==> branch maple: inputs <==
Design router, start of the top module:
module router #(
    parameter AXIS_DATA_WIDTH = 40,
    parameter ID_WIDTH = 4,
    parameter CHANNEL_NUMBER = 5,
    parameter BUFFER_LENGTH = 8,
    parameter MAX_ROUTERS_X = 4,
    parameter MAX_ROUTERS_X_WIDTH
    = $clog2(MAX_ROUTERS_X),
    parameter MAX_ROUTERS_Y = 4,
    parameter MAX_ROUTERS_Y_WIDTH
    = $clog2(MAX_ROUTERS_Y),
    parameter ROUTER_X = 1,
    parameter ROUTER_Y = 2,
    parameter STRB_WIDTH = AXIS_DATA_WIDTH/8
)(
    input  clk_i, rst_n_i,
    input  logic [CHANNEL_NUMBER*AXIS_DATA_WIDTH-1:0] in_tdata_i,
    input  logic [CHANNEL_NUMBER*STRB_WIDTH-1:0]      in_tstrb_i,
    input  logic [CHANNEL_NUMBER*STRB_WIDTH-1:0]      in_tkeep_i,
    input  logic [CHANNEL_NUMBER-1:0]                 in_tlast_i,
    input  logic [CHANNEL_NUMBER*ID_WIDTH-1:0]        in_tid_i,
    input  logic [CHANNEL_NUMBER-1:0]                 in_tvalid_i,
    output logic [CHANNEL_NUMBER-1:0]                 in_tready_o,
    output logic [CHANNEL_NUMBER*AXIS_DATA_WIDTH-1:0] out_tdata_o,
    output logic [CHANNEL_NUMBER*STRB_WIDTH-1:0]      out_tstrb_o,
    output logic [CHANNEL_NUMBER*STRB_WIDTH-1:0]      out_tkeep_o,
    output logic [CHANNEL_NUMBER-1:0]                 out_tlast_o,
    output logic [CHANNEL_NUMBER*ID_WIDTH-1:0]        out_tid_o,
    output logic [CHANNEL_NUMBER-1:0]                 out_tvalid_o,
    input  logic [CHANNEL_NUMBER-1:0]                 out_tready_i
);
==> flow/config.mk <==
export PLATFORM = sky130hd
export DESIGN_NAME = router
export DESIGN_NICKNAME = router
export VERILOG_FILES = /design/flow/design.v
export SDC_FILE = /design/flow/constraint.sdc
export NUM_CORES = 4
export LEC_CHECK = 0
export ABC_AREA = 1
export CAP_MARGIN = 20
export CORE_ASPECT_RATIO = 1.26
export CORE_MARGIN = 2
export CORE_UTILIZATION = 72
export CTS_CLUSTER_DIAMETER = 394
export CTS_CLUSTER_SIZE = 18
export PLACE_DENSITY = 0.6
export SLEW_MARGIN = 20
==> flow/constraint.sdc <==
create_clock -name core_clock -period 4.11 [get_ports {clk_i}]
set_input_delay 0.8220 -clock core_clock [delete_from_list [all_inputs] [get_ports {clk_i}]]
set_output_delay 0.8220 -clock core_clock [all_outputs]
set_load 0.01 [all_outputs]
run.sh (not shown) runs the stock make flow with config.mk's settings and CLKGATE_MAP_FILE=.
==> inputs of branch yarrow, as changes to branch maple <==
Settings changed: ABC_AREA 1 to default, CORE_ASPECT_RATIO 1.26 to default, CORE_UTILIZATION 72 to 66, CTS_CLUSTER_DIAMETER 394 to default, CTS_CLUSTER_SIZE 18 to default.
==> inputs of branch delta, as changes to branch maple <==
Settings changed: ABC_AREA 1 to default, CORE_ASPECT_RATIO 1.26 to default, CORE_UTILIZATION 72 to 66, CTS_CLUSTER_DIAMETER 394 to default, CTS_CLUSTER_SIZE 18 to default.
==> flow/constraint.sdc (replaced) <==
create_clock -name core_clock -period 5.83 [get_ports {clk_i}]
set_input_delay 1.1660 -clock core_clock [delete_from_list [all_inputs] [get_ports {clk_i}]]
set_output_delay 1.1660 -clock core_clock [all_outputs]
set_load 0.01 [all_outputs]
==> results <==
| item | branch delta | branch maple | branch yarrow |
|---|---|---|---|
| Detail Route met2 WL | 127.9 mm | 146.4 mm | 134.5 mm |
| Run status | finished with violations | finished with violations | finished with violations |
| Reasons for failing layout checks | setup timing | setup timing | setup timing |
| Post-synthesis cell count from yosys | 4581 | 7563 | 4581 |
| Clk cell area share | 6.185% | 3.567% | 5.773% |
| Mux contribution to synthesized area | 17.70% | 0.01056% | 17.70% |
| CP max FO | 10 | 8 | 9 |
| Setup WS post-layout | -544.8 ps | -1742 ps | -1880 ps |
| Post-synthesis share of cell area spent on xor and xnor gates | 0.2746% | 0.2126% | 0.2746% |
| Number of buffers inserted during clock tree synthesis | 218 | 146 | 215 |
| Worst hold margin | 352.6 ps | 85.12 ps | 73.56 ps |
| Final wirelength | 261.6 mm | 315.0 mm | 273.4 mm |
| Post-synthesis adder-cell area fraction | 0.8198% | 0.8001% | 0.8198% |
| Synthesized Nets | 4925 | 7907 | 4925 |
| Met1 Wirelength | 89.09 mm | 93.63 mm | 90.90 mm |
| Seq share, synth | 74.62% | 72.83% | 74.62% |

* * *

==> v17 <==
router again, from the RTL that the note above started with.
Settings: LEC_CHECK=0, CAP_MARGIN=15, CORE_MARGIN=2, CORE_UTILIZATION=72, CTS_CLUSTER_SIZE=41, HOLD_SLACK_MARGIN=0.29, PLACE_DENSITY_LB_ADDON=0.0, SETUP_SLACK_MARGIN=1.02, SLEW_MARGIN=20; clock period 4.11 ns.
==> v27: changes against v17 <==
--- a/flow/config.mk
+++ b/flow/config.mk
@@ -7,9 +7,8 @@
 export LEC_CHECK = 0
-export CAP_MARGIN = 15
+export CAP_MARGIN = 20
 export CORE_MARGIN = 2
-export CORE_UTILIZATION = 72
+export CORE_UTILIZATION = 70
 export CTS_CLUSTER_SIZE = 41
-export HOLD_SLACK_MARGIN = 0.29
 export PLACE_DENSITY_LB_ADDON = 0.0
-export SETUP_SLACK_MARGIN = 1.02
+export SETUP_SLACK_MARGIN = 1.21
 export SLEW_MARGIN = 20
==> v25: changes against v17 <==
==> flow/config.mk (replaced) <==
export PLATFORM = sky130hd
export DESIGN_NAME = router
export DESIGN_NICKNAME = router
export VERILOG_FILES = /design/flow/design.v
export SDC_FILE = /design/flow/constraint.sdc
export NUM_CORES = 4
export LEC_CHECK = 0
export ABC_AREA = 1
export CAP_MARGIN = 20
export CORE_ASPECT_RATIO = 1.26
export CORE_MARGIN = 2
export CORE_UTILIZATION = 72
export CTS_CLUSTER_DIAMETER = 394
export CTS_CLUSTER_SIZE = 18
export MAX_ROUTING_LAYER = met4
export PLACE_DENSITY = 0.6
export SETUP_SLACK_MARGIN = 1.13
export SLEW_MARGIN = 20
export TNS_END_PERCENT = 5
==> v5: changes against v17 <==
==> flow/config.mk (replaced) <==
export PLATFORM = sky130hd
export DESIGN_NAME = router
export DESIGN_NICKNAME = router
export VERILOG_FILES = /design/flow/design.v
export SDC_FILE = /design/flow/constraint.sdc
export NUM_CORES = 4
export LEC_CHECK = 0
export CAP_MARGIN = 5
export CORE_MARGIN = 2
export CORE_UTILIZATION = 72
export CTS_CLUSTER_DIAMETER = 29
export MAX_ROUTING_LAYER = met4
export SETUP_SLACK_MARGIN = 0.24
export SLEW_MARGIN = 20
==> flow/constraint.sdc (replaced) <==
create_clock -name core_clock -period 3.92 [get_ports {clk_i}]
set_input_delay 0.7840 -clock core_clock [delete_from_list [all_inputs] [get_ports {clk_i}]]
set_output_delay 0.7840 -clock core_clock [all_outputs]
set_load 0.01 [all_outputs]
==> job_summary.md <==
## Synthesis and layout report

| Metric | Value |
|---|---|
| Max_cap viols | 1 |
| Setup WS post-layout | -2.76 ns |
| Slew Viols, Final | 2 |
| Finish-stage setup viols | 364 |
| Violated checks | capacitance limit, slew limit, setup timing |
| Status | finished with violations |
Source of the figures above: v17

==> job_summary.md <==
## Implementation flow summary

| Metric | Value |
|---|---|
| Num ports | between 500 and 600 |
| Dpl cells | around 7000 |
| First Err | [ERROR DPL-0033] detailed placement checks failed during check placement. |
| Warnings, synthesis | 6 |
| Stopping stage | 4_1_cts |
| Status | stopped before the end |
Source of the figures above: v5

==> job_summary.md <==
## Synthesis and layout report

| Metric | Value |
|---|---|
| Setup WS post-layout | -1.53 ns |
| Area growth from synthesis to layout | 21.9% |
| Max_cap viols | 0 |
| Finish-stage setup viols | between 300 and 400 |
| Violated checks | setup timing |
| Status | finished with violations |
Source of the figures above: v25

==> job_summary.md <==
## Synthesis and layout report

| Metric | Value |
|---|---|
| Dpl cells | just over 7000 |
| Initial DRC count | 8398 |
| Initial antenna violation count | 75 |
| Violated checks | setup timing |
| Slew Viols, Final | 0 |
| Finish-stage setup viols | roughly 360 |
| Worst-Skew Late Latency | 0.85 ns |
| Status | finished with violations |
| Vias in the first global route | 53600 |
| Max_cap viols | 0 |
| Setup WS post-layout | -1.88 ns |
Source of the figures above: v27


* * *

==> inputs of job 348 <==
router again, from the RTL that the note above started with.
clock: 9.99 ns
lec_check: 0
abc_area: 0
cap_margin: 20
cell_pad_in_sites_global_placement: 3
core_aspect_ratio: 1.64
core_margin: 2
core_utilization: 41
hold_slack_margin: 0.24
max_routing_layer: met4
min_routing_layer: met1
place_density: 0.7
setup_slack_margin: 0.2
slew_margin: 20
tns_end_percent: 85
==> inputs of job 3074, as changes to job 348 <==
==> flow/config.mk (replaced) <==
export PLATFORM = sky130hd
export DESIGN_NAME = router
export DESIGN_NICKNAME = router
export VERILOG_FILES = /design/flow/design.v
export SDC_FILE = /design/flow/constraint.sdc
export NUM_CORES = 4
export LEC_CHECK = 0
export CAP_MARGIN = 40
export CORE_MARGIN = 2
export CORE_UTILIZATION = 66
export MAX_ROUTING_LAYER = met4
export PLACE_DENSITY = 0.6
export SLEW_MARGIN = 20
==> flow/constraint.sdc (replaced) <==
create_clock -name core_clock -period 4.75 [get_ports {clk_i}]
set_input_delay 0.9500 -clock core_clock [delete_from_list [all_inputs] [get_ports {clk_i}]]
set_output_delay 0.9500 -clock core_clock [all_outputs]
set_load 0.01 [all_outputs]
==> inputs of job 4285, as changes to job 348 <==
==> flow/config.mk (replaced) <==
export PLATFORM = sky130hd
export DESIGN_NAME = router
export DESIGN_NICKNAME = router
export VERILOG_FILES = /design/flow/design.v
export SDC_FILE = /design/flow/constraint.sdc
export NUM_CORES = 4
export LEC_CHECK = 0
export ABC_AREA = 0
export CAP_MARGIN = 20
export CELL_PAD_IN_SITES_GLOBAL_PLACEMENT = 2
export CORE_ASPECT_RATIO = 1.35
export CORE_MARGIN = 4
export CORE_UTILIZATION = 55
export CTS_CLUSTER_DIAMETER = 314
export GPL_TIMING_DRIVEN = 0
export HOLD_SLACK_MARGIN = -0.09
export MIN_ROUTING_LAYER = met2
export PLACE_DENSITY_LB_ADDON = 0.17
export SLEW_MARGIN = 15
export TNS_END_PERCENT = 5
==> flow/constraint.sdc (replaced) <==
create_clock -name core_clock -period 7.5 [get_ports {clk_i}]
set_input_delay 1.5000 -clock core_clock [delete_from_list [all_inputs] [get_ports {clk_i}]]
set_output_delay 1.5000 -clock core_clock [all_outputs]
set_load 0.01 [all_outputs]
==> inputs of job 2199, as changes to job 348 <==
==> flow/config.mk (replaced) <==
export PLATFORM = sky130hd
export DESIGN_NAME = router
export DESIGN_NICKNAME = router
export VERILOG_FILES = /design/flow/design.v
export SDC_FILE = /design/flow/constraint.sdc
export NUM_CORES = 4
export LEC_CHECK = 0
export CAP_MARGIN = 5
export CELL_PAD_IN_SITES_DETAIL_PLACEMENT = 0
export CORE_MARGIN = 2
export CORE_UTILIZATION = 72
export CTS_CLUSTER_DIAMETER = 389
export CTS_CLUSTER_SIZE = 28
export HOLD_SLACK_MARGIN = 0.3
export MAX_ROUTING_LAYER = met5
export PLACE_DENSITY_LB_ADDON = 0.0
export SETUP_SLACK_MARGIN = 0.39
export SLEW_MARGIN = 20
export TNS_END_PERCENT = 20
==> flow/constraint.sdc (replaced) <==
create_clock -name core_clock -period 4.47 [get_ports {clk_i}]
set_input_delay 0.8940 -clock core_clock [delete_from_list [all_inputs] [get_ports {clk_i}]]
set_output_delay 0.8940 -clock core_clock [all_outputs]
set_load 0.01 [all_outputs]
==> summary.txt <==
fresh numbers from the pnr run: pre-CTS setup slack -0.892 ns, RSZ-0062 raised after global routing true, die height 378 um, final worst setup slack -1.37 ns, top layer in use met4, status complete, but fails checks, worst rel slew slack 0.395, final setup violation count 332, SO Faults setup timing
[end of results for job 3074]
==> summary.txt <==
fresh numbers from the pnr run: worst rel slew slack 0.175, pre-CTS setup slack 1.53 ns, status no timing/DRC/antenna violations, RSZ-0062 raised after global routing false, die height 612 um, top layer in use met4, final worst setup slack 0.813 ns
[end of results for job 348]
==> summary.txt <==
run metrics: Max-area cell share 0.714, die height 362 um, fp_density 0.725, register share after synthesis 0.746, Post-synth ARST share 0.0509, dpl hpwl 164 mm, Err [ERROR DPL-0033] detailed placement checks failed during check placement., pre-CTS setup slack -1.09 ns, status stopped before the end, stopping stage clock tree synthesis
[end of results for job 2199]
==> summary.txt <==
fresh numbers from the pnr run: fin area 0.112 mm2, final worst setup slack -0.180 ns, final setup violation count 20, fin crit share 1.02, SO Faults setup timing, worst rel slew slack 0.212, logic area 0.0230 mm2, die height 484 um, syn avg cell area 20.2 um2, status complete, but fails checks, RSZ-0062 raised after global routing true, pre-CTS setup slack -1.87 ns
[end of results for job 4285]

* * *

==> inputs of branch raven <==
router again, from the RTL that the note above started with.
clock: 4.11 ns
lec_check: 0
cap_margin: 20
core_aspect_ratio: 1.54
core_margin: 2
core_utilization: 70
cts_cluster_size: 41
place_density_lb_addon: 0.0
setup_slack_margin: 1.21
slew_margin: 20
tns_end_percent: 5
==> branch xenon: changes against branch raven <==
CAP_MARGIN = 5   (was 20)
CORE_ASPECT_RATIO = 0.53   (was 1.54)
CORE_UTILIZATION = 72   (was 70)
TNS_END_PERCENT = unset   (was 5)
==> comparison table <==
metric	branch raven	branch xenon
Cell count in the Yosys report	4581	4581
Dominant flop cell	sky130_fd_sc_hd__edfxtp_1	sky130_fd_sc_hd__edfxtp_1
Most numerous cell in the Yosys netlist	sky130_fd_sc_hd__edfxtp_1	sky130_fd_sc_hd__edfxtp_1
Multiplexer share of the synthesized area	17.7%	17.7%
Core footprint	131000 um2	127000 um2
Post-synth net total	4925	4925
DIE AREA	135000 um2	131000 um2
Netlist cell types	77	77
Fraction of post-synthesis cell area in the top cell type by area	71.4%	71.4%
Post-synthesis share of cell area spent on and, or, nand and nor gates	3.39%	3.39%
Routability congestion estimate from global placement	0.961	0.982
Asr flop ratio synth	5.09%	5.09%
Cells after Synth	4581	4581
Outcome	finished with violations	stopped before the end
Stage where the flow stopped	-	detailed placement
Reasons for failing layout checks	negative setup slack	-
Die span in y	455 um	265 um
Top Ports	572	572
Compound Share, Synth	1.89%	1.89%
Number of rows created at floorplan	165	95
Horizontal extent of the die	297 um	496 um
Portion of the post-synthesis area used by sequential elements	74.6%	74.6%
Area figure in the yosys stat output	92500 um2	92500 um2
Adders+Majority by Area	0.820%	0.820%
Flip-flops with a built-in enable	2200	2200
Post-synthesis instance area	92500 um2	92500 um2
Core utilization at floorplan	70.4%	72.8%
Mean cell area of the mapped netlist	20.2 um2	20.2 um2

* * *

==> branch sierra <==
Starting RTL as in the previous note.
Settings: LEC_CHECK=0, CAP_MARGIN=15, CORE_MARGIN=2, CORE_UTILIZATION=72, CTS_CLUSTER_SIZE=41, PLACE_DENSITY_LB_ADDON=0.0, SETUP_SLACK_MARGIN=-0.34, SLEW_MARGIN=20; clock period 5.34 ns.
==> branch juniper (differences from branch sierra) <==
==> flow/config.mk (replaced) <==
export PLATFORM = sky130hd
export DESIGN_NAME = router
export DESIGN_NICKNAME = router
export VERILOG_FILES = /design/flow/design.v
export SDC_FILE = /design/flow/constraint.sdc
export NUM_CORES = 4
export LEC_CHECK = 0
export CAP_MARGIN = 20
export CORE_MARGIN = 2
export CORE_UTILIZATION = 66
export MAX_ROUTING_LAYER = met4
export PLACE_DENSITY = 0.6
export SLEW_MARGIN = 20
export TNS_END_PERCENT = 5
==> flow/constraint.sdc (replaced) <==
create_clock -name core_clock -period 4.75 [get_ports {clk_i}]
set_input_delay 0.9500 -clock core_clock [delete_from_list [all_inputs] [get_ports {clk_i}]]
set_output_delay 0.9500 -clock core_clock [all_outputs]
set_load 0.01 [all_outputs]
==> branch tundra (differences from branch sierra) <==
==> flow/config.mk (replaced) <==
export PLATFORM = sky130hd
export DESIGN_NAME = router
export DESIGN_NICKNAME = router
export VERILOG_FILES = /design/flow/design.v
export SDC_FILE = /design/flow/constraint.sdc
export NUM_CORES = 4
export LEC_CHECK = 0
export CAP_MARGIN = 20
export CORE_MARGIN = 2
export CORE_UTILIZATION = 66
export SETUP_SLACK_MARGIN = 1.63
export SLEW_MARGIN = 20
==> flow/constraint.sdc (replaced) <==
create_clock -name core_clock -period 6.5 [get_ports {clk_i}]
set_input_delay 1.3000 -clock core_clock [delete_from_list [all_inputs] [get_ports {clk_i}]]
set_output_delay 1.3000 -clock core_clock [all_outputs]
set_load 0.01 [all_outputs]
==> qor.csv <==
metric;value;unit
die_area;143100;sq um
placed_cells;7268;
layout_setup_ws;-1.269;ns
failed_checks;setup timing;
status;finished with violations;
core-area;139400;sq um
setup_viol;332;
Source of the figures above: branch juniper

==> qor.csv <==
metric;value;unit
flow.stopped_at;global routing;
core-area;127500;sq um
status;aborted with a tool error;
die_area;131300;sq um
placed_cells;6992;
Source of the figures above: branch sierra

==> qor.csv <==
metric;value;unit
layout_setup_ws;-0.01971;ns
setup_viol;2;
core-area;139400;sq um
failed_checks;setup timing;
status;finished with violations;
die_area;143100;sq um
Source of the figures above: branch tundra

